==> run D: inputs <==
==> flow/design.v <==
`timescale 1ns/10ps
module circ(clk, reset, pushin, Xin, Rin, pushout, Yout);
input clk,reset,pushin;
input [23:0] Xin,Rin;
output pushout;
output [23:0] Yout;
reg [23:0] Xl,Rl;
reg V1;
reg [47:0] X2,R2,diff,Diff;
reg V2;
reg V3;
reg [24:0] res;
reg [26:0] rv;
always @(posedge(clk) or posedge(reset)) begin
  if(reset) begin
    V1<=0;
    Xl<=0;
    Rl<=0;
  end else begin
    V1<= pushin;
    Xl<= Xin;
    Rl<= Rin;
  end
end
always @(posedge(clk) or posedge(reset)) begin
  if(reset) begin
    V2 <= 0;
    X2 <= 0;
    R2 <= 0;
  end else begin
    V2 <= V1;
    X2 <= Xl*Xl;
    R2 <= Rl*Rl;
  end
end
always @(posedge(clk) or posedge(reset)) begin
 if(reset) begin
  V3 <= 0;
  Diff <= 0;
 end else begin
  V3 <= V2;
  Diff <= R2-X2;
 end
end
integer ix;
always @(*) begin
 res=0;
 rv=0;
 diff=Diff;
 for(ix=0; ix < 24; ix=ix+1) begin 
   rv = { rv[24:0], diff[47:46] };
   diff={ diff[45:0],2'b0};
   if( { 1'b0,res[23:0],2'b1 } <= rv ) begin
     rv=rv - { 1'b0,res[23:0],2'b1 };
     res = { res[23:0],1'b1 };
   end else res= { res[23:0],1'b0 };
 end
end
assign pushout=V3;
assign Yout = res[23:0];
endmodule
==> flow/run.sh <==
#!/bin/bash
# the make line also repeats each setting of config.mk as NAME=value (left out here)
make -C /OpenROAD-flow-scripts/flow DESIGN_CONFIG=/design/flow/config.mk WORK_HOME=/design/flow/orfs CLKGATE_MAP_FILE= finish
==> flow/config.mk <==
export PLATFORM = sky130hd
export DESIGN_NAME = circ
export DESIGN_NICKNAME = circ
export VERILOG_FILES = /design/flow/design.v
export SDC_FILE = /design/flow/constraint.sdc
export NUM_CORES = 4
export LEC_CHECK = 0
export CAP_MARGIN = 20
export CELL_PAD_IN_SITES_DETAIL_PLACEMENT = 0
export CORE_MARGIN = 2
export CORE_UTILIZATION = 63
export GPL_TIMING_DRIVEN = 0
export SETUP_SLACK_MARGIN = 5.0
export SLEW_MARGIN = 10
==> flow/constraint.sdc <==
create_clock -name core_clock -period 44.8 [get_ports {clk}]
set_input_delay 8.9600 -clock core_clock [delete_from_list [all_inputs] [get_ports {clk}]]
set_output_delay 8.9600 -clock core_clock [all_outputs]
set_load 0.01 [all_outputs]
==> run F (differences from run D) <==
CELL_PAD_IN_SITES_DETAIL_PLACEMENT = unset   (was 0)
CORE_UTILIZATION = 71   (was 63)
GPL_TIMING_DRIVEN = unset   (was 0)
SETUP_SLACK_MARGIN = unset   (was 5.0)
SLEW_MARGIN = 20   (was 10)
==> flow/constraint.sdc (replaced) <==
create_clock -name core_clock -period 50.0 [get_ports {clk}]
set_input_delay 10.0000 -clock core_clock [delete_from_list [all_inputs] [get_ports {clk}]]
set_output_delay 10.0000 -clock core_clock [all_outputs]
set_load 0.01 [all_outputs]
==> comparison <==
Run F never finished: it broke off in global routing. Run D completed and failed the layout checks on setup timing. In area after synthesis, run D and run F do not differ. Synthesized cell count is the same in run F and run D. Die size: run F is lower than run D (11%).
==> figures <==
                                                                                                  run F                       run D
Result of the run                                                                        did not finish             failed layout checks
Failing step                                                                             global routing                           -
Violated checks                                                                                       -                setup timing
Horizontal die dimension                                                                    317 microns                 336 microns
Top flip-flop cell by instance count after synthesis                           sky130_fd_sc_hd__dfrtp_1    sky130_fd_sc_hd__dfrtp_1
Post-DP HPWL                                                                             222000 microns              176000 microns
Post-placement worst setup slack                                                              -13.91 ns                   -36.12 ns
FFs w/ async S/R, synth                                                                            100%                        100%
Root buffer cell                                                             sky130_fd_sc_hd__clkbuf_16  sky130_fd_sc_hd__clkbuf_16
Number of enable-type register cells in the synthesized netlist                                       0                           0
Gp weighted congestion                                                                             1.08                       0.993
Cts repair resizes                                                                                  346                         592
Placeable Area                                                                              96900 sq um                109000 sq um
Placement row count                                                                                 114                         121
Share of synthesized cell area in full adder, half adder and majority cells                       41.0%                       41.0%
Post-CTS setup buffer count                                                                         234                         376
Placed instance count                                                                             11500                        9987
Die Y                                                                                       317 microns                 336 microns
Floorplan Utilization                                                                             71.8%                       63.7%
Post-detailed-placement cell area                                                           87000 sq um                 74700 sq um
Hold-fix buffer count after cts                                                                       0                           0
Die Size                                                                                   100000 sq um                113000 sq um
YS chip area                                                                                69500 sq um                 69500 sq um


==> run a <==
// circ: RTL as listed in full above, without the edits since
clock: 43.5 ns
lec_check: 0
abc_area: 1
cap_margin: 20
core_margin: 2
core_utilization: 58
cts_cluster_diameter: 344
hold_slack_margin: 0.29
slew_margin: 20
run.sh (not shown) runs the stock make flow with config.mk's settings and CLKGATE_MAP_FILE=.
==> inputs of run b, as changes to run a <==
Settings changed: ABC_AREA 1 to default, CORE_UTILIZATION 58 to 65, CTS_CLUSTER_DIAMETER 344 to default, HOLD_SLACK_MARGIN 0.29 to default.
==> flow/constraint.sdc (replaced) <==
create_clock -name core_clock -period 65.1 [get_ports {clk}]
set_input_delay 13.0200 -clock core_clock [delete_from_list [all_inputs] [get_ports {clk}]]
set_output_delay 13.0200 -clock core_clock [all_outputs]
set_load 0.01 [all_outputs]
==> inputs of run c, as changes to run a <==
Settings changed: ABC_AREA 1 to default, CORE_UTILIZATION 58 to 40, CTS_CLUSTER_DIAMETER 344 to default, HOLD_SLACK_MARGIN 0.29 to default.
==> flow/constraint.sdc (replaced) <==
create_clock -name core_clock -period 80.0 [get_ports {clk}]
set_input_delay 16.0000 -clock core_clock [delete_from_list [all_inputs] [get_ports {clk}]]
set_output_delay 16.0000 -clock core_clock [all_outputs]
set_load 0.01 [all_outputs]
==> run summary <==
Notes from the flow run.

Outcome:
- The flow ran to the end, but the layout failed its checks.
- In this run the layout check failures are negative setup slack.

Yosys:
- The run gives the number of standard cells reported by yosys as 8428.

Worst setup path:
- At the worst endpoint, the required time is 52080 ps.

Timing:
- The final timing report gives a worst setup slack of -1710 ps.
- The final report lists the setup-violating endpoint count as 1.
-- figures above: run b

==> run summary <==
Notes from the flow run.

Outcome:
- The flow ran to the end and the layout has no timing, DRC or antenna violations.

Worst setup path:
- The OpenROAD report gives the critical path a required time of 64000 ps.

Timing:
- The run gives the final worst-path setup slack as 4420 ps.
- The run gives the count of final setup violators as 0.

Yosys:
- The run puts the number of standard cells reported by yosys at 8428.
-- figures above: run c

==> run summary <==
Notes from the flow run.

Outcome:
- The flow ran to the end, but the layout failed its checks.
- The checks that failed were negative setup slack.

Timing:
- The run gives the count of final setup violators as 2.
- The run gives the final worst-path setup slack as -1970 ps.
-- figures above: run a



==> 04-15: inputs <==
Starts from the design.v that is shown in full above.
export LEC_CHECK = 0
export ABC_AREA = 1
export CAP_MARGIN = 10
export CELL_PAD_IN_SITES_DETAIL_PLACEMENT = 0
export CORE_MARGIN = 2
export CORE_UTILIZATION = 58
export CTS_CLUSTER_DIAMETER = 331
export CTS_CLUSTER_SIZE = 98
export GPL_TIMING_DRIVEN = 0
export SLEW_MARGIN = 10
create_clock -name core_clock -period 44.8 [get_ports {clk}]
==> 11-09: changes against 04-15 <==
Settings changed: ABC_AREA 1 to unset, CAP_MARGIN 10 to 20, CORE_ASPECT_RATIO set to 1.17, CORE_UTILIZATION 58 to 66, CTS_CLUSTER_DIAMETER 331 to unset, CTS_CLUSTER_SIZE 98 to 57, GPL_TIMING_DRIVEN 0 to 1, MAX_ROUTING_LAYER set to met4, SETUP_SLACK_MARGIN set to 4.36.
==> flow/constraint.sdc (replaced) <==
create_clock -name core_clock -period 31.2 [get_ports {clk}]
set_input_delay 6.2400 -clock core_clock [delete_from_list [all_inputs] [get_ports {clk}]]
set_output_delay 6.2400 -clock core_clock [all_outputs]
set_load 0.01 [all_outputs]
==> qor summary <==
item                                                                11-09                     04-15
Run status                                                 did not finish  finished with violations
Failing step                                                      5_1_grt                         -
Reasons for failing layout checks                                       -      negative setup slack
Most used standard cell by instance count after synthesis           inv_1                   nand2_1
Area share of and-or/or-and cells after synthesis                   0.188                    0.0971
Syn Std Cell Area                                             69500 sq um               74600 sq um
Core box area                                                104000 sq um              128000 sq um
Number of instances in the placed design                            11600                     12600
Yosys Instances                                                      8428                     10900
Post-CTS Resized                                                      337                       847
Placed Area                                                   87800 sq um               80300 sq um
Mapped Cells                                                         8428                     10900
Placement Rows                                                        128                       131
Chip height                                                   355 microns               363 microns
Post-Synth XOR/XNOR Area                                           0.0595                    0.0450
Fa+ha+maj area frac                                                 0.410                     0.382


==> lagoon: inputs <==
RTL: the design.v shown in full above, as it stands there.
clock: 42.8 ns
lec_check: 0
abc_area: 1
cap_margin: 5
core_margin: 2
core_utilization: 72
cts_cluster_diameter: 397
cts_cluster_size: 77
hold_slack_margin: 0.29
place_density: 0.66
setup_slack_margin: -2.0
slew_margin: 20
==> fjord (differences from lagoon) <==
Settings changed: CAP_MARGIN 5 to 20, CELL_PAD_IN_SITES_GLOBAL_PLACEMENT from default to 1, CORE_UTILIZATION 72 to 53, CTS_CLUSTER_DIAMETER 397 to 333, CTS_CLUSTER_SIZE 77 to 99, HOLD_SLACK_MARGIN 0.29 to default, PLACE_DENSITY 0.66 to default, PLACE_DENSITY_LB_ADDON from default to 0.27, SETUP_SLACK_MARGIN -2.0 to default, SLEW_MARGIN 20 to 0.
==> flow/constraint.sdc (replaced) <==
create_clock -name core_clock -period 80.0 [get_ports {clk}]
set_input_delay 16.0000 -clock core_clock [delete_from_list [all_inputs] [get_ports {clk}]]
set_output_delay 16.0000 -clock core_clock [all_outputs]
set_load 0.01 [all_outputs]
==> results <==
| quantity | lagoon | fjord |
|---|---|---|
| Status | did not finish | finished clean |
| Stage where the flow stopped | global routing | - |
| Total placed cells including tap cells | 14397 | 12721 |
| Core ar. | 103000 sq um | 140000 sq um |
| Share of Yosys cell area claimed by the top area cell type | 22.7% | 22.7% |
| Synthesized-area fraction occupied by adder cells | 38.2% | 38.2% |
| Starting density of the core | 72.3% | 53.4% |
| Die area | 106000 sq um | 144000 sq um |
| Resized cells post-CTS | 136 | 0 |
| Dpl cell area | 94800 sq um | 77200 sq um |
| Post-Syn Area per Cell | 6.86 sq um | 6.86 sq um |
| Yosys aoi share | 9.71% | 9.71% |
| Postcts setup bufs | 61 | 0 |
| Count of flip-flops with a built-in enable after synthesis | 0 | 0 |
| Total half-perimeter wirelength after legalization and detailed placement | 254 mm | 208 mm |
| RePlAce Congestion | 1.14 | 1.02 |
| Die height | 326 um | 379 um |
| # IOs | 76 | 76 |
| Netlist area before placement | 74600 sq um | 74600 sq um |
| CTS Buf Count | 17 | 17 |
| Cell row count | 118 | 137 |
| DIE WIDTH | 326 um | 379 um |
| Most common cell in the synthesized netlist | sky130_fd_sc_hd__nand2_1 | sky130_fd_sc_hd__nand2_1 |
| Setup WS pre-CTS | -4.18 ns | 5.46 ns |
| Number of clock sinks | 193 | 193 |
